### flow/config.mk
export PLATFORM = sky130hd
export DESIGN_NAME = system
export DESIGN_NICKNAME = system
export VERILOG_FILES = /design/flow/design.v
export SDC_FILE = /design/flow/constraint.sdc
export NUM_CORES = 4
export LEC_CHECK = 0
export ABC_AREA = 1
export CAP_MARGIN = 20
export CORE_MARGIN = 2
export CORE_UTILIZATION = 72
export CTS_CLUSTER_DIAMETER = 232
export CTS_CLUSTER_SIZE = 71
export GPL_TIMING_DRIVEN = 1
export MAX_ROUTING_LAYER = met5
export PLACE_DENSITY_LB_ADDON = 0.19
export SETUP_SLACK_MARGIN = -0.13
export SLEW_MARGIN = 20
export TNS_END_PERCENT = 75
### flow/constraint.sdc
create_clock -name core_clock -period 1.77 [get_ports {aclk}]
set_input_delay 0.3540 -clock core_clock [delete_from_list [all_inputs] [get_ports {aclk}]]
set_output_delay 0.3540 -clock core_clock [all_outputs]
set_load 0.01 [all_outputs]
### flow/design.v
`timescale 1ns / 1ps
module scrambler
 #(parameter WIDTH = 32,
   parameter SEED = 7'b1111111)
  (input aclk,
   input aresetn,
   input [WIDTH-1:0] s_axis_tdata,
   input [3:0] s_axis_tuser,
   input s_axis_tvalid,
   output s_axis_tready,
   input s_axis_tlast,
   output reg [WIDTH-1:0] m_axis_tdata,
   output reg [3:0] m_axis_tuser,
   output reg m_axis_tvalid,
   input m_axis_tready,
   output reg m_axis_tlast);
  localparam TAIL_MASK = {{7{1'b0}}, {(WIDTH-7){1'b1}}};
  wire axis_tready_int = m_axis_tready;
  assign s_axis_tready = axis_tready_int;
  wire m_handshake = m_axis_tvalid && axis_tready_int;
  wire s_handshake = s_axis_tvalid && axis_tready_int;
  reg [6:0] lfsr;
  wire [WIDTH-1:0] fb;
  genvar i;
  generate
    for (i = 0; i < WIDTH; i = i + 1) begin : gen_feedback
      if (i < 4)
        assign fb[i] = lfsr[i+3] ^ lfsr[i];
      else if (i < 7)
        assign fb[i] = lfsr[i] ^ fb[i-4];
      else
        assign fb[i] = fb[i-7] ^ fb[i-4];
    end
  endgenerate
  always @(posedge aclk)
    if (~aresetn) begin
      m_axis_tdata <= {WIDTH{1'b0}};
      m_axis_tuser <= 4'h0;
      m_axis_tlast <= 1'b0;
      m_axis_tvalid <= 1'b0;
    end
    else if (s_handshake) begin
      if (s_axis_tlast)
        m_axis_tdata <= (s_axis_tdata ^ fb) & TAIL_MASK;
      else
        m_axis_tdata <= s_axis_tdata ^ fb;
      m_axis_tuser <= s_axis_tuser;
      m_axis_tlast <= s_axis_tlast;
      m_axis_tvalid <= 1'b1;
    end
    else if (m_handshake)
      m_axis_tvalid <= 1'b0;
  always @(posedge aclk)
    if (~aresetn)
      lfsr <= SEED;
    else if (s_handshake)
      lfsr <= fb[WIDTH-1:WIDTH-7];
endmodule
`timescale 1ns / 1ps
module encoder
 #(parameter WIDTH = 24)
  (input aclk,
   input aresetn,
   input [WIDTH-1:0] s_axis_tdata,
   input [3:0] s_axis_tuser,
   input s_axis_tvalid,
   output s_axis_tready,
   input s_axis_tlast,
   output reg [2*WIDTH-1:0] m_axis_tdata,
   output reg [3:0] m_axis_tuser,
   output reg m_axis_tvalid,
   input m_axis_tready,
   output reg m_axis_tlast);
  localparam HISTSIZE = 6;
  wire axis_tready_int = m_axis_tready;
  assign s_axis_tready = axis_tready_int;
  wire m_handshake = m_axis_tvalid && axis_tready_int;
  wire s_handshake = s_axis_tvalid && axis_tready_int;
  reg [2*WIDTH-1:0] m_axis_tdata_int;
  wire [WIDTH-1:0] g0;
  wire [WIDTH-1:0] g1;
  wire [2*WIDTH-1:0] hr;
  wire [2*WIDTH-1:0] tfr;
  wire [2*WIDTH-1:0] ttr;
  reg [HISTSIZE-1:0] history;
  wire [WIDTH+HISTSIZE-1:0] operand = {s_axis_tdata, history};
  genvar i;
  generate
    for (i = 0; i < WIDTH; i = i + 1) begin : gen_poly
      assign g0[i] = operand[i+6] ^ operand[i+4] ^ operand[i+3] ^ operand[i+1] ^ operand[i];
      assign g1[i] = g0[i] ^ operand[i+5] ^ operand[i+1];
    end
    for (i = 0; i < 2*WIDTH-1; i = i + 2) begin : gen_half_rate
      assign hr[i]   = g0[i/2];
      assign hr[i+1] = g1[i/2];
    end
    for (i = 0; i < 3*WIDTH/2-2; i = i + 3) begin : gen_two_thirds
      assign ttr[i]   = g0[2*(i/3)];
      assign ttr[i+1] = g1[2*(i/3)];
      assign ttr[i+2] = g0[2*(i/3)+1];
    end
    for (i = 0; i < 4*WIDTH/3-3; i = i + 4) begin : gen_three_fourths
      assign tfr[i]   = g0[i-i/4];
      assign tfr[i+1] = g1[i-i/4];
      assign tfr[i+2] = g0[i-i/4+1];
      assign tfr[i+3] = g1[i-i/4+2];
    end
  endgenerate
  assign ttr[2*WIDTH-1:3*WIDTH/2] = 0;
  assign tfr[2*WIDTH-1:4*WIDTH/3] = 0;
  always @*
    case (s_axis_tuser)
      4'b1111, 4'b0111, 4'b1011, 4'b0011:
        m_axis_tdata_int = tfr;
      4'b0001:
        m_axis_tdata_int = ttr;
      default:
        m_axis_tdata_int = hr;
    endcase
  always @(posedge aclk)
    if (~aresetn) begin
      m_axis_tdata <= {2*WIDTH{1'b0}};
      m_axis_tuser <= 4'h0;
      m_axis_tlast <= 1'b0;
      m_axis_tvalid <= 1'b0;
    end
    else if (s_handshake) begin
      m_axis_tdata <= m_axis_tdata_int;
      m_axis_tuser <= s_axis_tuser;
      m_axis_tlast <= s_axis_tlast;
      m_axis_tvalid <= 1'b1;
    end
    else if (m_handshake)
      m_axis_tvalid <= 1'b0;
  always @(posedge aclk)
    if (~aresetn)
      history <= {HISTSIZE{1'b0}};
    else if (s_handshake)
      history <= s_axis_tdata[WIDTH-1:WIDTH-HISTSIZE];
endmodule
`timescale 1ns / 1ps
module system
  #(parameter WIDTH = 24)
   (input aclk,
    input aresetn,
    input [WIDTH-1:0] s_axis_tdata,
    input s_axis_tvalid,
    output s_axis_tready,
    input s_axis_tlast,
    input [3:0] s_axis_tuser,
    output [2*WIDTH-1:0] m_axis_tdata,
    output m_axis_tvalid,
    input m_axis_tready,
    output m_axis_tlast,
    output [3:0] m_axis_tuser);
    localparam SEED = 7'b1011101;
    wire [WIDTH-1:0] s2e_tdata;
    wire s2e_tvalid;
    wire s2e_tready;
    wire s2e_tlast;
    wire [3:0] s2e_tuser;
    scrambler #(.WIDTH(WIDTH), .SEED(SEED)) scrambler_i(
        .aclk(aclk),
        .aresetn(aresetn),
        .s_axis_tdata(s_axis_tdata),
        .s_axis_tvalid(s_axis_tvalid),
        .s_axis_tready(s_axis_tready),
        .s_axis_tuser(s_axis_tuser),
        .s_axis_tlast(s_axis_tlast),
        .m_axis_tdata(s2e_tdata),
        .m_axis_tvalid(s2e_tvalid),
        .m_axis_tready(s2e_tready),
        .m_axis_tuser(s2e_tuser),
        .m_axis_tlast(s2e_tlast)
    );
    encoder #(.WIDTH(WIDTH)) encoder_i(
        .aclk(aclk),
        .aresetn(aresetn),
        .s_axis_tdata(s2e_tdata),
        .s_axis_tvalid(s2e_tvalid),
        .s_axis_tready(s2e_tready),
        .s_axis_tuser(s2e_tuser),
        .s_axis_tlast(s2e_tlast),
        .m_axis_tdata(m_axis_tdata),
        .m_axis_tvalid(m_axis_tvalid),
        .m_axis_tready(m_axis_tready),
        .m_axis_tuser(m_axis_tuser),
        .m_axis_tlast(m_axis_tlast)
    );
endmodule
### flow/run.sh
#!/bin/bash
# the make line also repeats each setting of config.mk as NAME=value (left out here)
make -C /OpenROAD-flow-scripts/flow DESIGN_CONFIG=/design/flow/config.mk WORK_HOME=/design/flow/orfs CLKGATE_MAP_FILE= finish
==> design notes, run 1 <==
The flow ran to the end, but the layout failed its checks. A clean result was blocked by setup timing. The most common cell in the synthesized netlist is sky130_fd_sc_hd__nand2_1. In this run the cell area of the synthesized design comes to 0.00615 mm². The run gives 87 for the number of port buffers. After Yosys synthesis, AND-OR and OR-AND compound gates account for 13.7% of the synthesized area.

The clock-pin slew of the registers on the worst-case setup and hold paths was 0.11 ns; the share of synthesized cell area in and, or, nand and nor gates was 26.8%. The die is 96.4 µm tall. Warnings reported by Yosys during synthesis add up to 2.

With the worst-margin pin slew at 0.688 ns, the number of max-capacitance violations reported is 0. The clock drives 97 sinks. The most critical setup path has its startpoint at scrambler_i.m_axis_tdata[12].

The run gives 0 for the number of antenna violations at the first check in global routing. Per STA, the worst path is made up of inv_1, nand2_1, nand2_1, xor2_4, xor2_1, nand2_1, o21ai_0, nor2_1, nor2_1. Wires add up to 25600 µm. Synthesis inferred 97 register bits.

After global routing the overflow that remains totals 0. The run gives 1837 for the number of design-rule violations left by the first detailed-router iteration. The run gives 9 for the CTS buffer count. The run gives 88 for the count of pins on the block boundary.

Counting every instance in the synthesized netlist gives 888. The tools report the combinational power as 2980 µW. The tool warning count for the run is 27. The worst setup path is launched from a flip-flop. The largest voltage drop on the vdd net is 0.000614 V. The largest individual stage delay along the critical path comes from the cell sky130_fd_sc_hd__dfxtp_1. The internal power of the cells totals 3890 µW.

Summing all multiplexer cells gives an area fraction of 0%. The synthesized-area fraction occupied by adder cells came out at 0%. With the largest fanout on the critical path at 4, the synthesis-to-finish area growth is 24.9%. The cell sitting at the root of the clock tree is a sky130_fd_sc_hd__clkbuf_8. For this design the total switching power over the nets is 3040 µW.

According to the timing report, the data required time at the worst endpoint equals 2.08 ns. Post-synthesis chip area from yosys: 0.00615 mm². After synthesis, the most frequently instantiated cells are 216 x sky130_fd_sc_hd__nand2_1, 97 x sky130_fd_sc_hd__dfxtp_1, 77 x sky130_fd_sc_hd__inv_1, 77 x sky130_fd_sc_hd__o21ai_0, 66 x sky130_fd_sc_hd__nor2_1. Count of cell types in the netlist: 35.

The worst reg2reg path startpoint is scrambler_i.m_axis_tdata[12]. Setup repair after global routing could not meet its margin everywhere. The tools report the cell count listed in synth_stat.txt as 888. The endpoint of the worst register-to-register path was encoder_i.m_axis_tdata[28]. For reference, the placement row count at floorplan is 33. The net count of the mapped netlist was 921.

The share of synthesized registers carrying an async set or reset was 0%; the die outline area was 0.00930 mm². The floorplan die width was 96.4 µm. The worst clock skew was 0.00918 ns. Dominant power group: combinational logic. The power density relative to cell area was 902 mW/mm²; the final-report setup violation count was 41. In this run, power in flip-flops and latches comes to 2490 µW. With the number of nets with antenna violations after routing at 0, the iteration tally of the first detailed-router pass is 17.

The cell count of the worst reg-to-reg path came out at 9. Total number of H-tree levels: 3. The design draws 6930 µW. The number of synthesized flops with an enable pin was 0; the fraction of the core area occupied by cells at floorplan was 74.5%. By area the synthesized netlist is led by sky130_fd_sc_hd__dfxtp_1 32%, sky130_fd_sc_hd__nand2_1 13%, sky130_fd_sc_hd__xor2_1 8.8%, sky130_fd_sc_hd__o21ai_0 6.3%, sky130_fd_sc_hd__xnor2_1 5.4%.

The number of antenna diodes in the final layout is 0. Hold-check failures listed in the final report amount to 0. In the synthesized netlist, the dominant kind of combinational cell is simple AND/OR/NAND/NOR gates. Dividing the detail-routed via count by the number of cells gives 7.00. The post-route setup TNS is -5.18 ns. The worst hold path startpoint was scrambler_i.m_axis_tvalid. With the arrival time of the worst setup path at 2.47 ns, the area share of xor/xnor cells in the synthesized design is 18.2%.

The worst path buffer plus inverter count came out at 1. After floorplanning, the core was sized to cover 0.00826 mm². For reference, the final report shows the max-slew violation count at 0.

The first-pass GRT wire length is 33300 µm, and the clock power share is 21.1%. STA reports a reg2reg setup slack of -0.38 ns. The synthesized design devotes to its leading area cell type 31.6% of total area. The maximum clock insertion buffer count came out at 2. Looking at the power breakdown, sequential logic takes 35.9% of the total. End of the worst hold path: scrambler_i.m_axis_tvalid.

In the routed design, unresolved DRC markers number 0. Subtracting the final worst setup slack from the clock period gives 2.15 ns. Net switching is 43.8% of the power. The cell type group with the largest total delay on the critical path was simple AND/OR/NAND/NOR gates. With the period utilization at 122%, the number of global-route vias before repair is 6705.

The logs give 53.6% for the worst slew margin relative to its limit and -0.381 ns for the minimum setup slack in the final design. The capture point of the critical path was reported as encoder_i.m_axis_tdata[28]. Most frequent cell on the critical path: sky130_fd_sc_hd__nand2_1. Walking the critical path from launch to capture passes 9 cell instances.

TritonCTS built the clock tree. Proportion of power drawn by combinational gates: 43.0%. The critical path in this run is classified as reg2reg.

Summing over every cut layer, the via total after detailed routing is 7701. Looking at area per cell type in the netlist, the leader is sky130_fd_sc_hd__dfxtp_1. The run gives 0.00347 µW for the static leakage. The commonest register cell is sky130_fd_sc_hd__dfxtp_1.

Overall routing resource usage recorded by global route was 46.5%. The detailed placement HPWL is 13900 µm. Count of nets after finishing: 1023. Clock latency on the worst-skew pair, taken at its later pin, is 0.39 ns. The number of stages on the worst hold path was 2; the last weighted congestion value of the routability-driven placer was 1.05. A synthesized cell averages 6.93 µm². The script logs the mean routed wire length per placed instance as 23.3 µm. Entering global routing, the biggest net connects 46 pins.

The maximum cell stage delay along the critical path was 0.50 ns. Buffers inserted to repair hold after CTS numbered 0. STA classifies the critical path endpoint as a flip-flop.

The class of the tightest hold or removal check was reg2reg. The highest clock rate this design can be run at is 465 MHz. Of the synthesized area, sequential elements account for 31.6%.

The clock group total power came out at 1460 µW.
## stage by stage
stage / hold slack [ns] / util, % / instance area, µm² / setup WS, ns / cells
2_1_floorplan: 0.439 / - / 6150 / 0.302 / 888
3_3_place_gp: 0.454 / 89.0 / 7350 / -0.100 / 1079
3_5_place_dp: 0.454 / 89.0 / 7350 / -0.189 / 1079
4_1_cts: 0.468 / 91.3 / 7540 / -0.128 / 1095
5_1_grt: 0.490 / 93.0 / 7680 / -0.383 / 1100
6_report: 0.469 / 93.0 / 7680 / -0.381 / 1100
## routing by layer
layer / vias to the layer above / global-route usage, % / part of all wire (%)
met5: - / 0 / 0
met4: 0 / 30.0 / 12
met3: 411 / 13.7 / 16
met2: 992 / 74.8 / 42
met1: 3307 / 54.1 / 31
li1: 2991 / - / -
## what timing repair did
item	in CTS	in global routing
pin swaps	0	2
endpoints found under the setup margin	5	28
gates cloned	0	0
hold endpoints to repair	0	0
setup buffers	0	5
gates resized	1	26
## cell type report
| class | count | area (µm²) |
|---|---|---|
| multi-input cells | 653 | 3700 |
| flip-flops and latches | 97 | 1960 |
| repair buffers | 143 | 1380 |
| fillers | 295 | 574 |
| inverters | 86 | 325 |
| well taps | 105 | 131 |
| clock buffers | 9 | 124 |
| clock inverters | 7 | 65.1 |
==> inputs of run 2 (changes only) <==
- ABC_AREA: 1 -> default
- CORE_ASPECT_RATIO: default -> 0.95
- CTS_CLUSTER_DIAMETER: 232 -> default
- CTS_CLUSTER_SIZE: 71 -> 27
- MAX_ROUTING_LAYER: met5 -> met4
- PLACE_DENSITY: default -> 0.66
- PLACE_DENSITY_LB_ADDON: 0.19 -> default
- SETUP_SLACK_MARGIN: -0.13 -> 0.3
- TNS_END_PERCENT: 75 -> 100
- clock period: 1.77 -> 2.2 ns (I/O delays scaled with it)
==> design notes, run 2 <==
The largest combinational cell category by area was XOR/XNOR gates. Total number of H-tree levels: 3 (unchanged). The tools report the end of the worst hold path as encoder_i.m_axis_tuser[0].

The cell family contributing the most delay on the critical path is XOR/XNOR gates. The logs give 2.45 ns (+0.37 ns) for the data required time of the critical path and 5379 (-30%) for the count of vias placed by the detailed router. With the OpenROAD warning count at 30 (+11%), the worst clock skew is 0.00815 ns (-0.00103 ns). The tools report the clock tree root buffer cell as sky130_fd_sc_hd__clkbuf_8.

With the internal power of the cells at 3360 µW (-14%), the largest fanout on the critical path is 6 (+2). The number of logic stages on the critical path including buffering is 4 (-5), and the final tally of max-slew violations is 0 (unchanged). Looking at the reg2reg group, the worst path ends at encoder_i.m_axis_tdata[16].

For the tally of filler cells in the layout, the log shows 362 (+23%). With the latest clock arrival within the worst-skew pair at 0.37 ns (-0.02 ns), the shortest clock period the worst path allows after layout is 1.93 ns (-0.221 ns). The tools report the final-report setup violation count as 0 (-100%). The worst hold path startpoint is encoder_i.m_axis_tuser[0].

The post-synthesis chip area from yosys was 0.00606 mm² (-1.5%); the clock-pin slew of the registers on the worst-case setup and hold paths was 0.10 ns (about the same). The overall track demand over capacity in global routing was 40.2% (-6.3 points); the per-cell via count in the routed design was 6.95 (-0.73%). Counting instances in the post-synthesis netlist gives the leading cell types as 97 x sky130_fd_sc_hd__dfxtp_1, 76 x sky130_fd_sc_hd__nand2_1, 56 x sky130_fd_sc_hd__a21oi_1, 48 x sky130_fd_sc_hd__xnor2_1, 41 x sky130_fd_sc_hd__xnor3_1. The routed wire length per instance came out at 24.5 µm (+5.1%). The tools report the overflow left after global routing as 0 (unchanged).

The area of the placeable core was 0.00813 mm² (-1.6%). Static leakage: 0.00291 µW (-16%). Worst reg2reg path startpoint: scrambler_i.m_axis_tdata[5].

With the worst-margin pin slew at 0.574 ns (-0.114 ns), the count of pins on the block boundary is 88 (unchanged). The synthesized-area fraction occupied by adder cells was 0% (unchanged). Critical path launch point type: a flip-flop.

Power of the sequential group: 2050 µW (-18%). The logs give 0 ns (+5.18 ns) for the post-route setup TNS and 0.00606 mm² (-1.5%) for the post-synthesis cell area. The run gives 32 (-3.0%) for the number of rows created at floorplan. sky130_fd_sc_hd__dfxtp_1 takes more of the synthesized area than any other cell.

The proportion of power drawn by combinational gates is 39.1% (-3.9 points). For reference, the critical path is launched at scrambler_i.m_axis_tdata[5]. The post-CTS setup buffer count is 0 (unchanged). The setup slack of the worst register-to-register path is 0.27 ns (+0.65 ns), and the number of port buffers is 87 (unchanged).

The run gives 1860 µW (-39%) as the net switching power. By area the synthesized netlist is led by sky130_fd_sc_hd__dfxtp_1 32%, sky130_fd_sc_hd__xnor3_1 15%, sky130_fd_sc_hd__xnor2_1 6.9%, sky130_fd_sc_hd__nand2_1 4.7%, sky130_fd_sc_hd__a21oi_1 4.6%. The tools report the count of cell types in the netlist as 50 (+43%). The area share of the largest cell type after synthesis is 32.0% (+0.48 points). Number of stages on the worst hold path: 2 (unchanged). Cell count listed in synth_stat.txt: 613 (-31%). Setup repair after global routing could not meet its margin everywhere. For this run, the leading register cell type out of synthesis is sky130_fd_sc_hd__dfxtp_1. The share of synthesized cell area in and, or, nand and nor gates is 10.2% (-17 points). Synthesis-stage register bit count: 97 (unchanged).

The run finished with no timing, DRC or antenna violations. The run gives 2040 µW (-32%) for the combinational power. The logs give 0 (unchanged) for the count of endpoints failing hold in the final timing report and 613 (-31%) for the post-synthesis cell count. The floorplan die width works out to 98.1 µm (+1.7%). The run gives 0 (unchanged) as the number of antenna violations at the first check in global routing. Area share of xor/xnor cells in the synthesized design: 34.3% (+16 points). The run gives 32.0% (+0.48 points) for the register share after synthesis. Per-instance average area after synthesis: 9.89 µm² (+43%). TritonCTS built the clock tree.

In this run the top signal layer used is met4. STA classifies the critical path endpoint as a flip-flop. The run gives 0 (unchanged) for the total antenna diodes in the routed design. For the fraction of the core area occupied by cells at floorplan, the log shows 74.6% (about the same).

With the part of the power in registers at 39.1% (+3.2 points), the last weighted congestion value of the routability-driven placer is 0.981 (-6.7%). The largest voltage drop on the vdd net is 0.000605 V (-1.5%), and the count of nets after finishing is 700 (-32%). The maximum achievable frequency is 518 MHz (+11%), and the maximum cell stage delay along the critical path is 0.47 ns (-0.03 ns). For the arrival time of the worst setup path, the log shows 2.18 ns (-0.29 ns). The run gives 646 (-30%) as the net count of the mapped netlist. The share of synthesized registers carrying an async set or reset was 0% (unchanged).

In this run the worst hold path is classified as reg2reg. Routed length on met2: 8740 µm (-18%). The tools report the number of design rule violations left after detail routing as 0 (unchanged).

For the routed metal-1 wirelength, the log shows 6960 µm (-13%). The period utilization works out to 87.7% (-34 points). The wire length on met3 was 2260 µm (-44%). The fraction of synthesized area in multiplexers was 0.165% (+0.17 points).

The run gives 19000 µm (-26%) as the wire length after detailed routing. The number of synthesized flops with an enable pin was 0 (unchanged); the maximum clock insertion buffer count was 2 (unchanged). The logs give 1140 µW (-22%) for the clock group total power and 9 (-8) for the iteration tally of the first detailed-router pass. The worst path buffer plus inverter count works out to 0 (-1). With the number of design-rule violations left by the first detailed-router iteration at 733 (-60%), the post-synthesis compound-gate area fraction is 17.8% (+4.1 points). The pin count of the biggest net entering global routing came out at 56 (+22%). The number of max-capacitance violations reported was 0 (unchanged); the number of global-route vias before repair was 5135 (-23%). Per the run report, area growth between synthesis and finish was 20.4%. Power density relative to cell area: 716 mW/mm² (-21%). The switching power share of the total was 35.7% (-8.2 points). The critical path in this run is classified as reg2reg. The cell sequence reported for the critical path is xnor2_1, xor3_1, a222oi_1, a21oi_1. Detailed placement HPWL: 11600 µm (-17%). OpenSTA lists the critical path endpoint as encoder_i.m_axis_tdata[16]. The total of warnings raised by yosys was 2 (unchanged). The dominant power group was registers.

The run gives 0 (unchanged) as the number of nets with antenna violations after routing. The first-pass GRT wire length was 27800 µm (-17%); the CTS buffer count was 9 (unchanged). The most common cell in the synthesized netlist is sky130_fd_sc_hd__dfxtp_1. With the vertical die dimension at 93.4 µm (-3.1%), the clock sink count is 97 (unchanged). The logs give 61.4% (+7.8 points) for the worst slew margin relative to its limit and 89.8% (-3.3 points) for the final cell utilization of the core. The clock power share was 21.8% (+0.7 points); the die outline area was 0.00917 mm² (-1.4%).

The run gives 4 (-5) for the cell count of the worst reg-to-reg path. Standard cell with the maximum stage delay on the critical path: sky130_fd_sc_hd__xnor2_1.
-- run 2: per-layer routing --
| metal | up-vias | track usage [%] |
|---|---|---|
| met2 | 507 | 64.6 |
| met5 | - | - |
| li1 | 2258 | - |
| met1 | 2507 | 50.2 |
| met4 | 0 | 19.1 |
| met3 | 107 | 6.95 |
-- run 2: metrics by stage --
| step | worst slack (ns) | total power, µW | cell area [µm²] | instances | hold WS, ns |
|---|---|---|---|---|---|
| after global placement | 0.130 | 3860 | 6980 | 758 | 0.439 |
| after floorplan | 0.488 | 3390 | 6060 | 613 | 0.432 |
| after CTS | 0.294 | 5040 | 7190 | 774 | 0.457 |
| after global routing | 0.226 | 5370 | 7300 | 774 | 0.488 |
| final | 0.270 | 5230 | 7300 | 774 | 0.462 |
| after detailed placement | 0.0813 | 3910 | 6980 | 758 | 0.446 |
-- run 2: repair_timing --
action / 4_1_cts / 5_1_grt
endpoints found under the setup margin: 13 / 28
pin swaps: 0 / 0
resized: 8 / 25
hold buffers: 0 / 0
-- run 2: layout make-up --
cell class	count	area [µm²]	share of cell area, %
multi-input combinational	445	3900	53.4
inverter	1	3.75	0.0514
clock inverter	5	38.8	0.531
clock buffer	11	151	2.07
tap	102	128	1.75
timing repair buffer	113	1110	15.3
sequential	97	1960	26.9
==> inputs of run 3 (changes only) <==
- ABC_AREA: default -> 1
- CAP_MARGIN: 20 -> 0
- CORE_ASPECT_RATIO: 0.95 -> default
- CORE_UTILIZATION: 72 -> 70
- CTS_CLUSTER_SIZE: 27 -> default
- GPL_TIMING_DRIVEN: 1 -> default
- HOLD_SLACK_MARGIN: default -> 0.29
- MAX_ROUTING_LAYER: met4 -> default
- PLACE_DENSITY: 0.66 -> default
- SETUP_SLACK_MARGIN: 0.3 -> default
- TNS_END_PERCENT: 100 -> default
- clock period: 2.2 -> 1.56 ns (I/O delays scaled with it)
==> design notes, run 3 <==
The area share of xor/xnor cells in the synthesized design came out at 18.2% (-16 points). The run gives 87 (unchanged) for the number of port buffers. The run gives 0.00615 mm² (+1.5%) as the post-synthesis cell area. Per the synth stats, the flop cell with the highest instance count is sky130_fd_sc_hd__dfxtp_1. With the number of synthesized flops with an enable pin at 0 (unchanged), the number of rows created at floorplan is 34 (+6.3%). The tools report the area of the placeable core as 0.00864 mm² (+6.2%). The area share of the largest cell type after synthesis came out at 31.6% (-0.48 points).

The run gives 888 (+45%) for the cell count listed in synth_stat.txt. After synthesis, the largest family of logic cells by area is simple AND/OR/NAND/NOR gates. The vertical die dimension is 97.8 µm (+4.6%), and the synthesis-stage register bit count is 97 (unchanged). The first error in the log reads "[ERROR DPL-0038] Utilization greater than 100%, impossible to legalize". For reference, the top cells by area after synthesis are sky130_fd_sc_hd__dfxtp_1 32%, sky130_fd_sc_hd__nand2_1 13%, sky130_fd_sc_hd__xor2_1 8.8%, sky130_fd_sc_hd__o21ai_0 6.3%, sky130_fd_sc_hd__xnor2_1 5.4%. Share of synthesized cell area in and, or, nand and nor gates: 26.8% (+17 points).

For the count of cell types in the netlist, the log shows 35 (-30%). The total of warnings raised by yosys is 2 (unchanged), and the last weighted congestion value of the routability-driven placer is 1.03 (+4.8%). The register share after synthesis came out at 31.6% (-0.48 points). The run ended at clock tree synthesis. The share of synthesized registers carrying an async set or reset was 0% (unchanged); the fraction of the core area occupied by cells at floorplan was 71.3% (-3.3 points). The fraction of synthesized area in multiplexers was 0% (-0.17 points). Post-synthesis compound-gate area fraction: 13.7% (-4.1 points). The synthesis run shows the most used standard cells to be 216 x sky130_fd_sc_hd__nand2_1, 97 x sky130_fd_sc_hd__dfxtp_1, 77 x sky130_fd_sc_hd__inv_1, 77 x sky130_fd_sc_hd__o21ai_0, 66 x sky130_fd_sc_hd__nor2_1. The per-instance average area after synthesis came out at 6.93 µm² (-30%). The run gives 15500 µm (+34%) as the detailed placement HPWL. The flow did not finish.

For this run the top cell type by instance count after synthesis was sky130_fd_sc_hd__nand2_1. The run gives 888 (+45%) as the post-synthesis cell count. The run gives 0.00615 mm² (+1.5%) for the post-synthesis chip area from yosys.

The cell type with the largest total area is sky130_fd_sc_hd__dfxtp_1. The synthesized-area fraction occupied by adder cells was 0% (unchanged); the net count of the mapped netlist was 921 (+43%). The count of pins on the block boundary was 88 (unchanged). The die outline area is 0.00956 mm² (+4.2%), and the floorplan die width is 97.8 µm (-0.38%). The worst slack at placement came out at -0.325 ns (-0.406 ns).
## run 3: per-stage QoR
| step | setup TNS (ns) | instance area [µm²] | util (%) | cells |
|---|---|---|---|---|
| 3_5_place_dp | -14.69 | 7900 | 91.5 | 1149 |
| 3_3_place_gp | -7.28 | 7900 | 91.5 | 1149 |
| 2_1_floorplan | 0 | 6150 | - | 888 |
==> inputs of run 4 (changes only) <==
- ABC_AREA: 1 -> default
- CAP_MARGIN: 0 -> 35
- CORE_UTILIZATION: 70 -> 66
- HOLD_SLACK_MARGIN: 0.29 -> default
- SETUP_SLACK_MARGIN: default -> -0.12
- clock period: 1.56 -> 1.67 ns (I/O delays scaled with it)
==> design notes, run 4 <==
The switching portion of total power comes to 35.0%. The worst clock skew came out at 0.0155 ns. The number of port buffers was 87 (unchanged); the die outline area was 0.00997 mm² (+4.3%). The tools report the startpoint of the most critical setup path as scrambler_i.lfsr[2]. The area share of the largest cell type after synthesis works out to 32.0% (+0.48 points).

The cell type group with the largest total delay on the critical path was XOR/XNOR gates. Per STA, the endpoint of the critical path is scrambler_i.m_axis_tdata[16]. The net count of the mapped netlist was 646 (-30%); the fraction of synthesized area in multiplexers was 0.165% (+0.17 points). For the CTS buffer count, the log shows 9. The synthesis-stage register bit count is 97 (unchanged).

With the OpenROAD warning count at 30, the area of the placeable core is 0.00881 mm² (+2.0%). Per the OpenROAD power report, switching power amounts to 2720 µW. Ranked by instance count, the synthesized netlist is headed by 97 x sky130_fd_sc_hd__dfxtp_1, 76 x sky130_fd_sc_hd__nand2_1, 56 x sky130_fd_sc_hd__a21oi_1, 48 x sky130_fd_sc_hd__xnor2_1, 41 x sky130_fd_sc_hd__xnor3_1.

Per the hold report, the tightest min-delay path originates at encoder_i.m_axis_tuser[0]. For the fraction of the core area occupied by cells at floorplan, the log shows 68.8% (-2.4 points). Worst reg2reg path startpoint: scrambler_i.lfsr[2]. After the first detailed-routing iteration, the DRC count stood at 784. Across all checked pins, the minimum headroom to the slew limit is 58.4%. The power report lists cell-internal power as 5050 µW.

STA classifies the critical path startpoint as a flip-flop. In the global route stage, overall resource usage came out at 42.3%. Looking at the group totals, the largest power group turns out to be combinational logic. Count of nets after finishing: 793.

In this run the clock root is driven by a sky130_fd_sc_hd__clkbuf_8. The timing report gives the clock slew at the launch and capture registers of the worst setup and hold paths as 0.11 ns. The longest incremental delay of any stage on the critical path is reported as 0.51 ns. STA classifies the critical path endpoint as a flip-flop. The run gives 501 MHz for the maximum achievable frequency. Registers are responsible for 33.7% of the overall power. The final layout reports a setup TNS of -3.32 ns. The worst hold path passes through 2 cells. The cell count listed in synth_stat.txt is 613 (-31%). OpenROAD reports that the post-layout worst path occupies 119% of the period.

The combinational power reported by the tool is 3370 µW. Per the finish-stage timing summary, setup violations number 45. The number of antenna violations at the first check in global routing was 1.

Number of max-capacitance violations reported: 0. Total cell area at the placement stage: 0.00773 mm² (-2.1%). The run gives 0.00606 mm² (-1.5%) as the post-synthesis cell area. The CTS log lists the clock sinks for this run as 97. Summed over the clock group, the power is 1780 µW.

Per the post-route antenna check, the number of violating nets is 0. The flow measured a signed area growth from synthesis to layout of 34.3%. According to the timing report, the arrival time at the worst endpoint equals 2.28 ns. With the data required time of the critical path at 1.96 ns, the area taken by flip-flops and latches is 0.00196 mm².

The per-instance average area after synthesis works out to 9.89 µm² (+43%). With the vertical die dimension at 99.8 µm (+2.1%), the power of the sequential group is 2620 µW. With the share of synthesized cell area in and, or, nand and nor gates at 10.2% (-17 points), the final tally of max-slew violations is 0. The first detailed-routing pass took 7 iterations. The total of warnings raised by yosys was 2 (unchanged).

The number of synthesized flops with an enable pin works out to 0 (unchanged). The count of pins on the block boundary is 88 (unchanged), and the cell count of the worst reg-to-reg path is 6. Among all cell types in the netlist, the one instantiated most often is sky130_fd_sc_hd__dfxtp_1. The final hold violation count recorded for this run is 0. The pin closest to its max-slew limit shows a slew of 0.620 ns. Post-synthesis compound-gate area fraction: 17.8% (+4.1 points).

The run gives 0.00606 mm² (-1.5%) for the post-synthesis chip area from yosys. The script reports the combined buffer and inverter count of the critical path as 2. With the number of logic stages on the critical path including buffering at 6, the largest fanout on the critical path is 3. The count of cell types in the netlist was 50 (+43%); the overflow left after global routing was 0.

The tools report the final instance area as 0.00814 mm². The run gives 32000 µm for the first-pass GRT wire length. The clock network burns 22.9% of the power.

The tools report the end of the worst hold path as encoder_i.m_axis_tuser[0]. For this run, the share of the core covered by cells in the final layout is 92.4%. For the tally of filler cells in the layout, the log shows 331.

The run gives 0.903 (-12%) for the last weighted congestion value of the routability-driven placer. Summed over all cells, the static leakage comes to 0.00343 µW. The cell type with the largest total area was sky130_fd_sc_hd__dfxtp_1.

The critical path goes through buf_4, xnor2_1, buf_4, xnor2_1, xnor2_1, a211oi_1. The run finished, with violations left. At the later pin of the worst-skew pair, clock insertion delay measures 0.38 ns. Setup repair after global routing could not meet its margin everywhere.

TritonCTS built the clock tree. The area share of xor/xnor cells in the synthesized design is 34.3% (+16 points). The layout checks failed on setup timing. The longest clock path from root to sink contains 2 buffers. The tools report the post-synthesis cell count as 613 (-31%). The run gives -0.325 ns for the minimum setup slack in the final design. Summed over all layers, the routed wires come to 23100 µm. Combinational cells account for 43.4% of the total power. The count of vias placed by the detailed router came out at 6007.

Per STA, the library cell used most along the worst path is sky130_fd_sc_hd__xnor2_1. The routed design shows a wire length per standard cell of 26.4 µm. The critical path's slowest stage uses the library cell sky130_fd_sc_hd__xnor2_1.

The tightest min-delay check is of the reg2reg type. The tools report the combinational gate area as 0.00394 mm². In this run the number of H-tree levels came out at 3. The power consumption is 7780 µW, and the share of synthesized registers carrying an async set or reset is 0% (unchanged). The power density relative to cell area works out to 956 mW/mm².

The synthesis report names the predominant flop master as sky130_fd_sc_hd__dfxtp_1. The detailed placement HPWL is 13800 µm (-11%), and the register share after synthesis is 32.0% (+0.48 points). The run gives 5823 as the number of global-route vias before repair.

The synthesis report lists the most area-consuming cells as sky130_fd_sc_hd__dfxtp_1 32%, sky130_fd_sc_hd__xnor3_1 15%, sky130_fd_sc_hd__xnor2_1 6.9%, sky130_fd_sc_hd__nand2_1 4.7%, sky130_fd_sc_hd__a21oi_1 4.6%. The run gives 34 (unchanged) as the number of rows created at floorplan. With the floorplan die width at 99.8 µm (+2.1%), the largest voltage drop on the vdd net is 0.000640 V.

The endpoint of the worst register-to-register path was scrambler_i.m_axis_tdata[16]. The script logs the ratio of routed vias to standard cells as 6.87. Pin count of the biggest net entering global routing: 40. With the synthesized-area fraction occupied by adder cells at 0% (unchanged), the setup slack of the worst register-to-register path is -0.33 ns. The worst path in the final design needs a cycle of 2.00 ns, including I/O delays and setup.

Of the combinational cells, the family taking the most area is XOR/XNOR gates. The critical path in this run is classified as reg2reg. For this run, design rule violations remaining after detail routing come to 0.
-- run 4: layout make-up --
type,count,area share [%]
multi-input combinational,445,48.4
sequential,97,24.1
timing repair buffer,206,23.0
tap,108,1.66
clock buffer,10,1.57
clock inverter,6,1.11
inverter,1,0.0461
antenna,1,0.0308
-- run 4: per-layer routing --
metal	wire, µm	global-route usage (%)	up-vias
li1	-	-	2446
met1	7900	53.7	2749
met2	10500	69.3	633
met3	2830	7.17	179
met4	1870	23.9	0
met5	0	0	-
-- run 4: what timing repair did --
| item | CTS | global route |
|---|---|---|
| buffers inserted | 1 | 2 |
| resized | 5 | 33 |
| pin swaps | 1 | 12 |
| setup endpoints to repair | 5 | 31 |
| cloned | 0 | 0 |
| hold buffers | 0 | 0 |
-- run 4: stage by stage --
step | worst slack [ns] | hold slack [ns] | instances
2_1_floorplan | -0.0416 | 0.432 | 613
3_3_place_gp | -0.210 | 0.439 | 855
3_5_place_dp | -0.192 | 0.447 | 855
4_1_cts | -0.116 | 0.461 | 872
5_1_grt | -0.278 | 0.497 | 873
6_report | -0.325 | 0.461 | 874
==> inputs of run 5 (changes only) <==
- CAP_MARGIN: 35 -> 20
- CORE_UTILIZATION: 66 -> 56
- CTS_CLUSTER_DIAMETER: default -> 378
- CTS_CLUSTER_SIZE: default -> 93
- SETUP_SLACK_MARGIN: -0.12 -> default
- clock period: 1.67 -> 2.57 ns (I/O delays scaled with it)
==> design notes, run 5 <==
Net count of the mapped netlist: 646 (unchanged). For the latest clock arrival within the worst-skew pair, the log shows 0.37 ns (about the same). The maximum cell stage delay along the critical path is 0.65 ns (+0.14 ns), and the iteration tally of the first detailed-router pass is 6 (-1). The maximum achievable frequency is 439 MHz, and the data required time of the critical path is 2.06 ns (+0.10 ns).

The run gives 39.6% (+5.9 points) as the part of the power in registers. From synthesis to final layout, the design area changed by 17.8%. The number of cells upsized or downsized after cts came out at 0 (-5). For reference, the top cells by count after synthesis are 97 x sky130_fd_sc_hd__dfxtp_1, 76 x sky130_fd_sc_hd__nand2_1, 56 x sky130_fd_sc_hd__a21oi_1, 48 x sky130_fd_sc_hd__xnor2_1, 41 x sky130_fd_sc_hd__xnor3_1. The total antenna diodes in the routed design is 0 (-1), and the proportion of power drawn by combinational gates is 36.4% (-7.0 points). The run gives 613 (unchanged) for the post-synthesis cell count. The tools report the critical path launch point type as an input pin. With the count of pins on the block boundary at 88 (unchanged), the number of max-capacitance violations reported is 0 (unchanged). The logs give 0 (unchanged) for the overflow left after global routing and 44.1% (-25 points) for the global-route met2 utilization. The number of logic stages on the critical path including buffering came out at 2 (-4). Post-synth the commonest register cell is sky130_fd_sc_hd__dfxtp_1.

The run gives 2 (unchanged) as the total of warnings raised by yosys. The flow ran to the end and the layout has no timing, DRC or antenna violations. The total cell area at the placement stage is 0.00693 mm² (-10%), and the area share of the largest cell type after synthesis is 32.0% (unchanged).

The run gives 0 (unchanged) for the number of synthesized flops with an enable pin. The worst slew margin relative to its limit is 45.3% (-13 points). The final timing report derives a shortest allowable period of 2.28 ns. The share of synthesized registers carrying an async set or reset was 0% (unchanged). The worst register-to-register path ends at encoder_i.m_axis_tdata[16]. The area share of xor/xnor cells in the synthesized design is 34.3% (unchanged), and the post-synthesis compound-gate area fraction is 17.8% (unchanged). The run gives 2 (unchanged) for the worst path buffer plus inverter count. The logs give 0.00606 mm² (unchanged) for the post-synthesis cell area and 97 (unchanged) for the clock sink count. The CTS buffer count was 9 (unchanged). The class of the tightest hold or removal check is reg2reg.

The run gives 0 (unchanged) for the number of design rule violations left after detail routing. The run gives 0 ns (+3.32 ns) as the post-route setup TNS. The root buffer cell chosen for the clock tree is sky130_fd_sc_hd__clkbuf_8. The tools report the count of endpoints failing hold in the final timing report as 0 (unchanged). Register share after synthesis: 32.0% (unchanged). For reference, the critical path is captured by s_axis_tready.

Pin count of the biggest net entering global routing: 47 (+18%). Power of the sequential group: 1720 µW (-34%). For the worst reg-to-reg path, the startpoint reported by OpenROAD is scrambler_i.m_axis_tdata[9].

The run gives 4.34% (-2.8 points) for the met3 layer usage reported by global route. The internal power of the cells came out at 2900 µW (-43%). The tools report the startpoint of the most critical setup path as m_axis_tready. The run gives 108 µm (+8.2%) for the floorplan die width. With the per-instance average area after synthesis at 9.89 µm² (unchanged), the synthesized-area fraction occupied by adder cells is 0% (unchanged). The vertical die dimension came out at 108 µm (+8.2%).

Synthesis-stage register bit count: 97 (unchanged). The run gives 0 (unchanged) as the final tally of max-slew violations. The run gives 0.821 ns (+0.201 ns) for the worst-margin pin slew.

With the overall track demand over capacity in global routing at 28.2% (-14 points), the per-cell via count in the routed design is 5.98 (-13%). The standard cell with the maximum stage delay on the critical path is sky130_fd_sc_hd__clkdlybuf4s50_1. The run gives 0.10 ns (about the same) for the clock-pin slew of the registers on the worst-case setup and hold paths. Area of the placeable core: 0.0104 mm² (+18%). TritonCTS built the clock tree.

The maximum clock insertion buffer count came out at 2 (unchanged). The global-route track usage on met1 is 40.3% (-13 points). Listed in order, past its start point the critical path passes clkdlybuf4s50_1, clkdlybuf4s50_1.

The number of antenna violations at the first check in global routing was 0 (-1); the largest voltage drop on the vdd net was 0.000338 V (-47%). Routed wire length per instance: 19.9 µm (-25%). For the die outline area, the log shows 0.0117 mm² (+17%).

For the static leakage, the log shows 0.00285 µW (-17%). Per the synthesis report, the dominant area consumer among library cells is sky130_fd_sc_hd__dfxtp_1. The run gives 10.2% (unchanged) for the share of synthesized cell area in and, or, nand and nor gates.

Fraction of synthesized area in multiplexers: 0.165% (unchanged). The class of the most critical setup path was in2out. With the setup slack of the worst register-to-register path at 0.47 ns (+0.80 ns), the post-CTS setup buffer count is 0 (-1). The run gives 613 (unchanged) for the cell count listed in synth_stat.txt. The run gives 304 (-61%) for the number of design-rule violations left by the first detailed-router iteration. The switching power share of the total works out to 33.4% (-1.7 points).

The run gives 4789 (-20%) for the count of vias placed by the detailed router. The library cell with the highest instance count after synthesis was sky130_fd_sc_hd__dfxtp_1. With the final-report setup violation count at 0 (-100%), the power density relative to cell area is 610 mW/mm² (-36%).

The tools report the worst clock skew as 0.0174 ns (+0.00186 ns). The arrival time of the worst setup path is 1.76 ns (-0.52 ns). The worst hold path terminates at encoder_i.m_axis_tdata[42]. The number of port buffers was 87 (unchanged). The clock power share came out at 24.0% (+1.1 points). The first-pass GRT wire length was 25000 µm (-22%); the count of nets after finishing was 693 (-13%).

The total number of H-tree levels is 3 (unchanged). The number of nets with antenna violations after routing is 0 (unchanged). The tools report the worst hold path startpoint as encoder_i.m_axis_tdata[42].

Largest fanout on the critical path: 8 (+5). Among cell families on the critical path, the largest total delay comes from buffers and inverters. Setup repair after global routing left no endpoint under its margin.

STA classifies the critical path endpoint as an output port. The tally of filler cells in the layout is 865 (+160%), and the number of global-route vias before repair is 4639 (-20%). Most congested layer reported by global routing: met2. The post-synthesis chip area from yosys came out at 0.00606 mm² (unchanged). The logs give 1590 µW (-53%) for the combinational power and 0.00714 mm² (-12%) for the final instance area. The synthesis run identifies the leading combinational cell family as XOR/XNOR gates. Yosys attributes the largest share of cell area to sky130_fd_sc_hd__dfxtp_1 32%, sky130_fd_sc_hd__xnor3_1 15%, sky130_fd_sc_hd__xnor2_1 6.9%, sky130_fd_sc_hd__nand2_1 4.7%, sky130_fd_sc_hd__a21oi_1 4.6%.

Number of hold-repair buffers added at the cts stage: 0 (unchanged). The number of stages on the worst hold path came out at 2 (unchanged). The biggest slice of the total power is consumed by registers. The tools report the clock group total power as 1040 µW (-42%). For the fraction of the core area occupied by cells at floorplan, the log shows 58.2% (-11 points). The count of cell types in the netlist is 50 (unchanged), and the worst hold slack is 0.460 ns (-0.00140 ns). The logs give 0.882 (-2.3%) for the last weighted congestion value of the routability-driven placer and 37 (+8.8%) for the number of rows created at floorplan. The OpenROAD warning count was 28 (-6.7%); the period utilization was 88.6% (-31 points). Wire length after detailed routing: 15900 µm (-31%). With the net switching power at 1450 µW (-47%), the cell count of the worst reg-to-reg path is 4 (-2). The tools report the detailed placement HPWL as 11400 µm (-18%). In this design, the critical path's most frequently occurring cell is sky130_fd_sc_hd__clkdlybuf4s50_1.
[run 5: per-layer routing]
metal  routed length [µm]  up-vias
met5                    0        -
met4                  298        0
met3                 1140       26
met2                 7320      219
met1                 7180     2297
li1                     -     2247
[run 5: stage by stage]
stage,utilization (%),setup WS (ns),std cells,power [µW]
3_5_place_dp,66.6,0.280,785,3300
4_1_cts,68.5,0.278,801,4350
5_1_grt,68.5,0.255,801,4550
2_1_floorplan,-,0.858,613,2900
6_report,68.5,0.293,801,4350
3_3_place_gp,66.6,0.280,785,3300
[run 5: area by class of cell]
| class | count | area [µm²] | area share (%) |
|---|---|---|---|
| well taps | 136 | 170 | 2.38 |
| flip-flops and latches | 97 | 1940 | 27.2 |
| clock inverters | 5 | 61.3 | 0.859 |
| inverters | 1 | 3.75 | 0.0526 |
| repair buffers | 106 | 1030 | 14.4 |
| multi-input cells | 445 | 3790 | 53.1 |
| clock buffers | 11 | 141 | 1.98 |
==> inputs of run 6 (changes only) <==
- ABC_AREA: default -> 1
- CAP_MARGIN: 20 -> 15
- CORE_UTILIZATION: 56 -> 72
- CTS_CLUSTER_DIAMETER: 378 -> 371
- CTS_CLUSTER_SIZE: 93 -> 98
- HOLD_SLACK_MARGIN: default -> -0.09
- clock period: 2.57 -> 1.91 ns (I/O delays scaled with it)
==> design notes, run 6 <==
The flow ran to the end, but the layout failed its checks. The checks that failed were setup timing. For the number of rows created at floorplan, the log shows 33 (-11%). Of all cell types, the one taking the most synthesized area is sky130_fd_sc_hd__dfxtp_1.

Maximum clock insertion buffer count: 2 (unchanged). The run gives 0 (unchanged) as the number of cells upsized or downsized after cts. The run gives 0.00826 mm² (-21%) as the area of the placeable core.

Post-synth the commonest register cell is sky130_fd_sc_hd__dfxtp_1. The post-synthesis chip area from yosys was 0.00615 mm² (+1.5%). Largest combinational cell category by area: simple AND/OR/NAND/NOR gates. The arrival time of the worst setup path was 2.36 ns (+0.60 ns).

The largest individual stage delay along the critical path comes from the cell sky130_fd_sc_hd__dfxtp_1. With the iteration tally of the first detailed-router pass at 10 (+4), the post-synthesis cell area is 0.00615 mm² (+1.5%). The run gives 96.4 µm (-11%) for the floorplan die width. The tools report the count of cell types in the netlist as 35 (-30%).

The instance count after placement with tap cells included was 1060 (+35%); the number of global-route vias before repair was 6352 (+37%). The OpenROAD warning count came out at 29 (+3.6%). The clock power share was 22.7% (-1.3 points). TritonCTS built the clock tree. With the wire length after detailed routing at 20200 µm (+27%), the number of synthesized flops with an enable pin is 0 (unchanged). Per the run report, area growth between synthesis and finish was 21.1%. The number of port buffers is 87 (unchanged), and the maximum achievable frequency is 485 MHz. The fraction of synthesized area in multiplexers works out to 0% (-0.17 points). The dominant power group is combinational logic. The run gives 6.30 (+5.4%) for the per-cell via count in the routed design. The logs give 31.6% (-0.48 points) for the register share after synthesis and 922 (+200%) for the number of design-rule violations left by the first detailed-router iteration.

The tools report the static leakage as 0.00335 µW (+18%). Clock sink count: 97 (unchanged). Setup repair after global routing could not meet its margin everywhere.

The proportion of power drawn by combinational gates was 39.5% (+3.1 points). The routed wire length per instance was 18.8 µm (-5.5%). The run gives 2 (unchanged) for the number of stages on the worst hold path. Worst reg2reg path startpoint: scrambler_i.m_axis_tdata[17]. The run gives 0 (unchanged) for the number of design rule violations left after detail routing. The area share of the largest cell type after synthesis works out to 31.6% (-0.48 points). The tools report the largest voltage drop on the vdd net as 0.000579 V (+71%). Capture point of the critical path: encoder_i.m_axis_tdata[34].

The last weighted congestion value of the routability-driven placer was 1.01 (+15%); the share of synthesized cell area in and, or, nand and nor gates was 26.8% (+17 points). The logs give 0 (unchanged) for the overflow left after global routing and 63.4% (+18 points) for the worst slew margin relative to its limit. The element type at the critical path end was a flip-flop. The number of hold-repair buffers added at the cts stage came out at 0 (unchanged). The run gives 0 (unchanged) as the number of antenna violations at the first check in global routing. The run gives 401 (-54%) as the tally of filler cells in the layout.

The CTS buffer count was 9 (unchanged). The number of nets with antenna violations after routing was 0 (unchanged); the post-CTS setup buffer count was 0 (unchanged). The maximum cell stage delay along the critical path was 0.49 ns (-0.16 ns). The overall track demand over capacity in global routing is 42.9% (+15 points), and the count of nets after finishing is 999 (+44%). The run gives 921 (+43%) for the net count of the mapped netlist. The part of the power in registers was 37.8% (-1.8 points).

For the data required time of the critical path, the log shows 2.21 ns (+0.15 ns). The die outline area was 0.00930 mm² (-20%); the number of logic stages on the critical path including buffering was 7 (+5). The smallest clock period supported by the final layout is computed as 2.06 ns. Sorting the synthesized cells by how often they occur yields 216 x sky130_fd_sc_hd__nand2_1, 97 x sky130_fd_sc_hd__dfxtp_1, 77 x sky130_fd_sc_hd__inv_1, 77 x sky130_fd_sc_hd__o21ai_0, 66 x sky130_fd_sc_hd__nor2_1. The first-pass GRT wire length is 30500 µm (+22%), and the area share of xor/xnor cells in the synthesized design is 18.2% (-16 points). Worst slack at placement: -0.0419 ns (-0.322 ns). The run gives 0 (unchanged) for the total antenna diodes in the routed design.

The tools report the setup slack of the worst register-to-register path as -0.15 ns (-0.62 ns). The vertical die dimension works out to 96.4 µm (-11%). The run gives 40.6% (+7.2 points) for the switching power share of the total.

In the post-synthesis netlist, the biggest area contributors are sky130_fd_sc_hd__dfxtp_1 32%, sky130_fd_sc_hd__nand2_1 13%, sky130_fd_sc_hd__xor2_1 8.8%, sky130_fd_sc_hd__o21ai_0 6.3%, sky130_fd_sc_hd__xnor2_1 5.4%. The worst clock skew is 0.00670 ns (-0.0107 ns), and the largest fanout on the critical path is 5 (-3). The net switching power is 2470 µW (+70%), and the per-instance average area after synthesis is 6.93 µm² (-30%). Count of pins on the block boundary: 88 (unchanged). The run gives 2300 µW (+34%) for the power of the sequential group. The worst path buffer plus inverter count is 0 (-2).

The run gives 888 (+45%) for the post-synthesis cell count. The run gives 3 (unchanged) for the total number of H-tree levels. With the cell count of the worst reg-to-reg path at 7 (+3), the clock-pin slew of the registers on the worst-case setup and hold paths is 0.10 ns (about the same). The tools report the internal power of the cells as 3610 µW (+24%). The tools report the end of the worst hold path as encoder_i.m_axis_tdata[39]. For the combinational power, the log shows 2400 µW (+51%). The run gives 0.39 ns (+0.02 ns) as the latest clock arrival within the worst-skew pair. The logs give 0 (unchanged) for the count of endpoints failing hold in the final timing report and 2 (unchanged) for the total of warnings raised by yosys.

The count of non-filler cells in the finished layout came out at 1075 (+34%). For the worst reg-to-reg path, the endpoint reported by OpenROAD is encoder_i.m_axis_tdata[34]. The run gives 74.5% (+16 points) for the fraction of the core area occupied by cells at floorplan.

The cell count listed in synth_stat.txt was 888 (+45%); the synthesis-stage register bit count was 97 (unchanged). The pin count of the biggest net entering global routing is 47 (unchanged). The period utilization works out to 108% (+19 points). Post-route setup TNS: -0.186 ns (-0.186 ns).

The final tally of max-slew violations came out at 0 (unchanged). The power density relative to cell area is 815 mW/mm² (+34%), and the post-synthesis compound-gate area fraction is 13.7% (-4.1 points). The detailed placement HPWL was 13600 µm (+19%).

With the minimum setup slack in the final design at -0.151 ns (-0.444 ns), the final-report setup violation count is 2 (+2). Critical path launch point type: a flip-flop. The synthesized-area fraction occupied by adder cells came out at 0% (unchanged).

For this run the top cell type by instance count after synthesis was sky130_fd_sc_hd__nand2_1. For the count of vias placed by the detailed router, the log shows 6773 (+41%). The setup path with the least slack is of type reg2reg.

For the clock group total power, the log shows 1380 µW (+33%). Clock tree root buffer cell: sky130_fd_sc_hd__clkbuf_8. The run gives 0.547 ns (-0.275 ns) for the worst-margin pin slew. The number of max-capacitance violations reported was 0 (unchanged).

The launch point of the worst min-delay path is recorded as encoder_i.m_axis_tdata[39]. Traced cell by cell, the critical path runs through xnor2_2, xor2_2, nand2_1, nand2_2, xor2_2, nand2_1, a21oi_1. The tools report the startpoint of the most critical setup path as scrambler_i.m_axis_tdata[17]. Share of synthesized registers carrying an async set or reset: 0% (unchanged). The type recorded for the worst min-delay path is reg2reg. The cell type group with the largest total delay on the critical path is XOR/XNOR gates.
-- run 6: metal layers --
layer	global-route usage [%]	vias to the layer above	wire length [µm]
li1	-	2955	-
met1	49.2	3019	6970
met2	67.8	604	9230
met3	13.2	195	2490
met4	30.2	0	1530
met5	1.19	-	0
-- run 6: per-stage QoR --
stage	utilization (%)	area, µm²	total power, µW	hold slack [ns]
finish	90.2	7450	6080	0.477
global route	90.2	7450	6290	0.497
CTS	89.5	7390	5870	0.472
detailed placement	87.2	7200	4510	0.457
global placement	87.2	7200	4420	0.453
floorplan	-	6150	3830	0.439
-- run 6: cell type report --
type                            count  area (µm²)  share of cell area [%]
Clock buffer                        9         124                    1.66
Inverter                           86         325                    4.37
Multi-Input combinational cell    653        3670                    49.2
Timing Repair Buffer              119        1190                    15.9
Tap cell                          105         131                    1.76
Clock inverter                      6        70.1                   0.940
Sequential cell                    97        1950                    26.2
==> inputs of run 7 (changes only) <==
- ABC_AREA: 1 -> default
- CAP_MARGIN: 15 -> 20
- CTS_CLUSTER_DIAMETER: 371 -> default
- CTS_CLUSTER_SIZE: 98 -> default
- HOLD_SLACK_MARGIN: -0.09 -> default
- SETUP_SLACK_MARGIN: default -> -0.21
- clock period: 1.91 -> 3.4 ns (I/O delays scaled with it)
==> design notes, run 7 <==
The overall track demand over capacity in global routing is 35.6% (-7.2 points), and the post-synthesis cell area is 0.00606 mm² (-1.5%). The run gives 0 (unchanged) for the count of endpoints failing hold in the final timing report. The cell count of the worst reg-to-reg path works out to 4 (-3). The largest total area in the synthesized netlist belongs to sky130_fd_sc_hd__dfxtp_1. The final tally of max-slew violations is 0 (unchanged), and the number of synthesized flops with an enable pin is 0 (unchanged). The power density relative to cell area was 467 mW/mm² (-43%); the tally of filler cells in the layout was 434 (+8.2%). The final-report setup violation count was 0 (-2). Dominant register cell in the synthesized netlist: sky130_fd_sc_hd__dfxtp_1. TritonCTS built the clock tree. The count of cell types in the netlist was 50 (+43%). Setup repair after global routing left no endpoint under its margin. With the number of logic stages on the critical path including buffering at 2 (-5), the clock power share is 23.8% (+1.1 points). The run gives 24500 µm (-20%) for the first-pass GRT wire length. For the area taken by flip-flops and latches, the log shows 0.00194 mm² (-0.39%). Between the synthesized netlist and the finished layout, the area growth was recorded as 16.0%. The vertical die dimension came out at 95.8 µm (-0.72%).

The cell count listed in synth_stat.txt was 613 (-31%). The run gives 0.941 (-6.9%) as the last weighted congestion value of the routability-driven placer. The post-synthesis cell count is 613 (-31%), and the floorplan die width is 95.8 µm (-0.72%). The total of warnings raised by yosys was 2 (unchanged). The run gives 4898 (-28%) as the count of vias placed by the detailed router. The die outline area was 0.00917 mm² (-1.4%).

The post-synthesis compound-gate area fraction is 17.8% (+4.1 points). The largest fanout on the critical path is 8 (+3). The logs give 36.3% (-3.2 points) for the proportion of power drawn by combinational gates and 1120 µW (-55%) for the net switching power. For the iteration tally of the first detailed-router pass, the log shows 7 (-3). With the area of the placeable core at 0.00818 mm² (-1.0%), the switching power share of the total is 34.0% (-6.5 points). The worst setup path is captured at an output port. With the clock sink count at 97 (unchanged), the internal power of the cells is 2170 µW (-40%). The run gives 0 (unchanged) for the number of antenna violations at the first check in global routing.

Checking hold timing, the worst path is listed with class reg2reg. The library cell with the highest instance count after synthesis was sky130_fd_sc_hd__dfxtp_1. For the number of cells upsized or downsized after cts, the log shows 0 (unchanged). The standard cell with the maximum stage delay on the critical path is sky130_fd_sc_hd__clkdlybuf4s50_1. The run gives 1310 µW (-43%) as the power of the sequential group. With the area share of xor/xnor cells in the synthesized design at 34.3% (+16 points), the largest voltage drop on the vdd net is 0.000268 V (-54%). The register share after synthesis is 32.0% (+0.48 points), and the clock-pin slew of the registers on the worst-case setup and hold paths is 0.10 ns (about the same). By count the netlist is led by 97 x sky130_fd_sc_hd__dfxtp_1, 76 x sky130_fd_sc_hd__nand2_1, 56 x sky130_fd_sc_hd__a21oi_1, 48 x sky130_fd_sc_hd__xnor2_1, 41 x sky130_fd_sc_hd__xnor3_1. The run gives 0 (unchanged) for the number of design rule violations left after detail routing.

The largest combinational cell category by area was XOR/XNOR gates. The run gives 1.26 ns (+1.41 ns) as the setup slack of the worst register-to-register path. The combinational power is 1190 µW (-50%), and the total antenna diodes in the routed design is 0 (unchanged). The capture point of the critical path was reported as s_axis_tready. The count of pins on the block boundary is 88 (unchanged). Yosys attributes the largest share of cell area to sky130_fd_sc_hd__dfxtp_1 32%, sky130_fd_sc_hd__xnor3_1 15%, sky130_fd_sc_hd__xnor2_1 6.9%, sky130_fd_sc_hd__nand2_1 4.7%, sky130_fd_sc_hd__a21oi_1 4.6%. Looking at the clock tree report, the root buffer type is sky130_fd_sc_hd__clkbuf_8.

The maximum cell stage delay along the critical path was 0.60 ns (+0.11 ns). The synthesized-area fraction occupied by adder cells works out to 0% (unchanged). The fraction of synthesized area in multiplexers was 0.165% (+0.17 points); the clock group total power was 781 µW (-43%). The overflow left after global routing was 0 (unchanged); the worst-margin pin slew was 0.861 ns (+0.315 ns). The worst slew margin relative to its limit came out at 42.4% (-21 points).

The power consumption is 3280 µW (-46%), and the wire length after detailed routing is 15900 µm (-21%). The post-route setup TNS is 0 ns (+0.186 ns). The run gives 0% (unchanged) for the share of synthesized registers carrying an async set or reset. The worst clock skew was 0.0140 ns (+0.00735 ns). Worst reg2reg path startpoint: scrambler_i.m_axis_tdata[9].

With the combinational gate area at 0.00379 mm² (+3.4%), the number of stages on the worst hold path is 2 (unchanged). In this run the critical register-to-register path is captured at encoder_i.m_axis_tdata[16]. The run gives 47 (unchanged) for the pin count of the biggest net entering global routing. The cell type group with the largest total delay on the critical path is buffers and inverters. The run gives 33 (unchanged) as the number of rows created at floorplan. The arrival time of the worst setup path was 1.87 ns (-0.49 ns); the CTS buffer count was 9 (unchanged). Per report_power, the top consumer among the power groups is registers.

The tools report the count of nets after finishing as 686 (-31%). The period utilization was 75.1% (-33 points); the fraction of the core area occupied by cells at floorplan was 74.1% (-0.38 points). Number of max-capacitance violations reported: 0 (unchanged). Startpoint of the most critical setup path: m_axis_tready. For the post-CTS setup buffer count, the log shows 0 (unchanged).

The worst path buffer plus inverter count came out at 2 (+2). Subtracting the final worst setup slack from the clock period gives 2.55 ns. The OpenROAD warning count was 28 (-3.4%); the maximum achievable frequency was 392 MHz. The flow ran to the end and the layout has no timing, DRC or antenna violations. Per-cell via count in the routed design: 6.42 (+1.9%).

The run gives 9.89 µm² (+43%) for the per-instance average area after synthesis. The run gives 4609 (-27%) as the number of global-route vias before repair. The class of the most critical setup path was in2out. For the latest clock arrival within the worst-skew pair, the log shows 0.38 ns (about the same). The synthesis-stage register bit count is 97 (unchanged), and the number of port buffers is 87 (unchanged). The run gives 39.9% (+2.1 points) as the part of the power in registers. For reference, the critical path cell chain is clkdlybuf4s50_1, clkdlybuf4s50_1.

The static leakage is 0.00280 µW (-16%), and the routed wire length per instance is 20.8 µm (+11%). The number of design-rule violations left by the first detailed-router iteration was 436 (-53%); the post-synthesis chip area from yosys was 0.00606 mm² (-1.5%). The run gives 2 (unchanged) for the maximum clock insertion buffer count. The area share of the largest cell type after synthesis was 32.0% (+0.48 points); the number of hold-repair buffers added at the cts stage was 0 (unchanged). The most numerous cell type found on the critical path is sky130_fd_sc_hd__clkdlybuf4s50_1. The share of synthesized cell area in and, or, nand and nor gates was 10.2% (-17 points). The run gives 2.72 ns (+0.51 ns) for the data required time of the critical path. The run gives 10800 µm (-20%) as the detailed placement HPWL. The logs give 3 (unchanged) for the total number of H-tree levels and 646 (-30%) for the net count of the mapped netlist. The run gives 0 (unchanged) for the number of nets with antenna violations after routing. The tools report the critical path launch point type as an input pin. The tools report the end of the worst hold path as encoder_i.m_axis_tdata[0].

The worst hold path startpoint was encoder_i.m_axis_tdata[0].
run 7: through the flow:
step,std cells,instance area [µm²],util (%),worst slack (ns),hold WS (ns)
global route,763,7030,86.0,0.811,0.489
finish,763,7030,86.0,0.848,0.463
CTS,763,7030,86.0,0.852,0.465
detailed placement,747,6830,83.5,0.865,0.451
floorplan,613,6060,-,1.67,0.432
global placement,747,6830,83.5,0.877,0.440
run 7: area by class of cell:
cell class | count | area share, %
multi-input cells | 445 | 53.9
flip-flops and latches | 97 | 27.6
repair buffers | 99 | 13.7
well taps | 105 | 1.87
clock buffers | 9 | 1.76
clock inverters | 7 | 1.09
inverters | 1 | 0.0534
run 7: layer usage:
metal / vias up / GRT usage (%) / routed length (µm)
met5: - / 0 / 0
met1: 2302 / 49.9 / 6730
met4: 0 / 13.8 / 468
met3: 43 / 5.95 / 1430
met2: 321 / 55.8 / 7260
li1: 2232 / - / -
==> inputs of run 8 (changes only) <==
- CAP_MARGIN: 20 -> 0
- CTS_CLUSTER_DIAMETER: default -> 232
- GPL_TIMING_DRIVEN: default -> 1
- MAX_ROUTING_LAYER: default -> met4
- PLACE_DENSITY_LB_ADDON: default -> 0.27
- SETUP_SLACK_MARGIN: -0.21 -> -0.13
- TNS_END_PERCENT: default -> 75
- clock period: 3.4 -> 1.81 ns (I/O delays scaled with it)
==> design notes, run 8 <==
The tools report the data required time of the critical path as 2.09 ns (-0.63 ns). Looking at the cell usage after synthesis, the top flip-flop cell is sky130_fd_sc_hd__dfxtp_1. The tools report the element type at the critical path end as a flip-flop. Largest fanout on the critical path: 4 (-4). For the worst reg-to-reg path, the endpoint reported by OpenROAD is encoder_i.m_axis_tdata[34].

Number of design-rule violations left by the first detailed-router iteration: 940 (+120%). The tools report the combinational power as 2850 µW (+140%). The area taken by flip-flops and latches is 0.00195 mm² (+0.32%), and the share of synthesized registers carrying an async set or reset is 0% (unchanged). The tally of filler cells in the layout came out at 273 (-37%). Post-synthesis cell count: 613 (unchanged). The register share after synthesis is 32.0% (unchanged), and the power density relative to cell area is 882 mW/mm² (+89%). The iteration tally of the first detailed-router pass came out at 10 (+3). The vertical die dimension is 95.8 µm (unchanged), and the post-synthesis compound-gate area fraction is 17.8% (unchanged). The minimum setup slack in the final design came out at -0.307 ns (-1.15 ns). Standard cell with the maximum stage delay on the critical path: sky130_fd_sc_hd__dfxtp_1.

The run gives 0 (unchanged) for the count of endpoints failing hold in the final timing report. The worst clock skew came out at 0.0133 ns (-0.000751 ns). The power consumption was 6720 µW (+100%); the arrival time of the worst setup path was 2.39 ns (+0.52 ns).

Cell type group with the largest total delay on the critical path: XOR/XNOR gates. The per-instance average area after synthesis is 9.89 µm² (unchanged). The report lists the violated layout checks as setup timing. The number of nets with antenna violations after routing came out at 0 (unchanged). The internal power of the cells came out at 4170 µW (+93%).

The overflow left after global routing was 0 (unchanged). The tools report the setup slack of the worst register-to-register path as -0.31 ns (-1.57 ns). Critical path launch point type: a flip-flop. The run gives 31900 µm (+30%) as the first-pass GRT wire length.

The tools report the clock tree root buffer cell as sky130_fd_sc_hd__clkbuf_8. The critical path starts at scrambler_i.m_axis_tdata[11]. The fraction of the core area occupied by cells at floorplan is 74.1% (unchanged), and the synthesized-area fraction occupied by adder cells is 0% (unchanged). The post-synthesis chip area from yosys was 0.00606 mm² (unchanged). The worst hold path startpoint was encoder_i.m_axis_tlast. The per-cell via count in the routed design is 7.25 (+13%), and the proportion of power drawn by combinational gates is 42.4% (+6.1 points). The net count of the mapped netlist was 646 (unchanged). Looking at area per cell type in the netlist, the leader is sky130_fd_sc_hd__dfxtp_1. The run gives 0 (unchanged) as the final tally of max-slew violations. TritonCTS built the clock tree.

The worst-margin pin slew was 0.589 ns (-0.272 ns). Setup repair after global routing could not meet its margin everywhere. The tools report the final-report setup violation count as 32 (+32). The post-route setup TNS is -3.72 ns (-3.72 ns), and the total number of H-tree levels is 3 (unchanged). The worst register-to-register path begins at scrambler_i.m_axis_tdata[11]. The largest voltage drop on the vdd net came out at 0.000626 V (+130%). Last weighted congestion value of the routability-driven placer: 0.944 (+0.23%). Synthesis-stage register bit count: 97 (unchanged). The overall track demand over capacity in global routing was 48.8% (+13 points); the OpenROAD warning count was 27 (-3.6%). For the detailed placement HPWL, the log shows 13100 µm (+21%).

The flow ran to the end, but the layout failed its checks. The count of pins on the block boundary was 88 (unchanged). With the wire length after detailed routing at 23500 µm (+48%), the floorplan die width is 95.8 µm (unchanged). The number of port buffers works out to 87 (unchanged). The number of rows created at floorplan was 33 (unchanged).

The worst hold path terminates at encoder_i.m_axis_tlast. Traced cell by cell, the critical path runs through buf_4, xor2_1, xnor3_1, a221oi_1, nor2_1. The routed wire length per instance is 28.4 µm (+36%). The class of the most critical setup path was reg2reg.

For the clock group total power, the log shows 1430 µW (+83%). The share of synthesized cell area in and, or, nand and nor gates came out at 10.2% (unchanged). The net switching power is 2550 µW (+130%), and the number of stages on the worst hold path is 2 (unchanged).

The pin count of the biggest net entering global routing came out at 47 (unchanged). Area share of xor/xnor cells in the synthesized design: 34.3% (unchanged).
==> run 8: final cells by class <==
class / count / share of cell area [%]
clock buffer: 9 / 1.63
clock inverter: 7 / 0.854
inverter: 1 / 0.0492
multi-input combinational: 445 / 50.5
sequential: 97 / 25.6
tap: 105 / 1.72
timing repair buffer: 164 / 19.7
==> run 8: metal layers <==
layer	global-route usage [%]	share of wire [%]	vias to the layer above
met2	75.0	43	686
met4	31.8	9.9	0
li1	-	-	2357
met5	-	0	-
met1	58.2	33	2709
met3	10.5	14	252
==> run 8: metrics by stage <==
step	hold slack, ns	std cells	util [%]	area, µm²	setup WS, ns
after floorplan	0.432	613	-	6060	0.0984
after global placement	0.439	812	90.1	7370	-0.0353
after global routing	0.492	828	93.2	7620	-0.286
after detailed placement	0.447	812	90.1	7370	-0.103
after CTS	0.467	828	92.6	7570	-0.127
final	0.464	828	93.2	7620	-0.307
==> run 8: repair_timing <==
action                     in CTS  in global routing
gates resized                   3                 11
cloned                          0                  0
setup endpoints to repair       6                 12
setup buffers                   0                  0
pin swaps                       1                  0
Power and IR drop assume default switching activity.
